==> run H: inputs <==
// cordic_native
module cordic_native(
    I_rst_n,                 
    I_clk,                   
    I_init_phase,            
    I_change_phase,           
    I_inc_phase,             
    O_cos,                   
    O_sin                    
    );
export LEC_CHECK = 0
export CAP_MARGIN = 20
export CORE_MARGIN = 2
export CORE_UTILIZATION = 50
export CTS_CLUSTER_SIZE = 88
export GPL_TIMING_DRIVEN = 1
export SETUP_SLACK_MARGIN = 0.72
export SLEW_MARGIN = 20
create_clock -name core_clock -period 4.4 [get_ports {I_clk}]
run.sh (not shown) runs the stock make flow with config.mk's settings and CLKGATE_MAP_FILE=.
==> run R (differences from run H) <==
--- a/flow/config.mk
+++ b/flow/config.mk
@@ -8,7 +8,5 @@
 export CAP_MARGIN = 20
 export CORE_MARGIN = 2
-export CORE_UTILIZATION = 50
-export CTS_CLUSTER_SIZE = 88
-export GPL_TIMING_DRIVEN = 1
-export SETUP_SLACK_MARGIN = 0.72
+export CORE_UTILIZATION = 72
+export PLACE_DENSITY_LB_ADDON = 0.18
 export SLEW_MARGIN = 20
==> flow/constraint.sdc (replaced) <==
create_clock -name core_clock -period 3.45 [get_ports {I_clk}]
set_input_delay 0.6900 -clock core_clock [delete_from_list [all_inputs] [get_ports {I_clk}]]
set_output_delay 0.6900 -clock core_clock [all_outputs]
set_load 0.01 [all_outputs]
==> results <==
- Run H finished with timing, DRC and antenna clean. Run R finished with timing, DRC and antenna clean.
- In run R the core utilization is higher than in run H, by 24 points.
- Flip-flop count is the same in run R and run H.
- Wire length: run R is higher than run H (about 6.5%).

========
==> run a <==
cordic_native again, from the RTL that the note above started with.
// cordic_native
module cordic_native(
    I_rst_n,                 
    I_clk,                   
    I_init_phase,            
    I_change_phase,           
    I_inc_phase,             
    O_cos,                   
    O_sin                    
    );
Settings: LEC_CHECK=0, CAP_MARGIN=10, CELL_PAD_IN_SITES_DETAIL_PLACEMENT=2, CELL_PAD_IN_SITES_GLOBAL_PLACEMENT=2, CORE_ASPECT_RATIO=1.92, CORE_MARGIN=4, CORE_UTILIZATION=66, CTS_CLUSTER_DIAMETER=226, MAX_ROUTING_LAYER=met4, MIN_ROUTING_LAYER=met2, SETUP_SLACK_MARGIN=1.37, SLEW_MARGIN=20, TNS_END_PERCENT=25; clock period 7.3 ns.
==> run b: changes against run a <==
Settings changed: ABC_AREA from default to 1, CAP_MARGIN 10 to 20, CELL_PAD_IN_SITES_DETAIL_PLACEMENT 2 to default, CELL_PAD_IN_SITES_GLOBAL_PLACEMENT 2 to default, CORE_ASPECT_RATIO 1.92 to default, CORE_MARGIN 4 to 2, CORE_UTILIZATION 66 to 70, CTS_CLUSTER_DIAMETER 226 to default, CTS_CLUSTER_SIZE from default to 36, MAX_ROUTING_LAYER met4 to default, MIN_ROUTING_LAYER met2 to default, PLACE_DENSITY from default to 0.65, SETUP_SLACK_MARGIN 1.37 to default, TNS_END_PERCENT 25 to default.
==> flow/constraint.sdc (replaced) <==
create_clock -name core_clock -period 2.46 [get_ports {I_clk}]
set_input_delay 0.4920 -clock core_clock [delete_from_list [all_inputs] [get_ports {I_clk}]]
set_output_delay 0.4920 -clock core_clock [all_outputs]
set_load 0.01 [all_outputs]
==> results.txt <==
run metrics: status=did not finish, Top non-seq family=adder cells, step where the flow halted=global placement without I/O, stop err=[ERROR GPL-0301] Utilization 117.544 % exceeds 100%., floorplan utilization=66.8%, number of placement rows=118, most frequent cell after synthesis=nor2_1, Area contributors post-synth=dfxtp_1 31%, ha_1 17%, xnor2_1 7.3%, nor2_1 6.2%, a21oi_1 4.9%, summed standard-cell area reported by yosys=36,100 um2, Post-Syn Instances=4,224
-- figures above: run a

==> results.txt <==
run metrics: summed standard-cell area reported by yosys=37,500 um2, most frequent cell after synthesis=nand2_1, stop err=[ERROR DPL-0038] Utilization greater than 100%, impossible to legalize, step where the flow halted=global routing, Post-Syn Instances=5,180, floorplan utilization=71.0%, Post-CTS Setup Bufs=76, Top Ports=59, xor and xnor fraction of the mapped netlist area=3.48%, status=did not finish, area of the placeable core=52,800 um2, number of placement rows=84, Post-synth ARST share=0%, Area contributors post-synth=dfxtp_1 29%, ha_1 17%, a21oi_1 11%, nand2_1 8.6%, o21ai_0 7.0%
-- figures above: run b

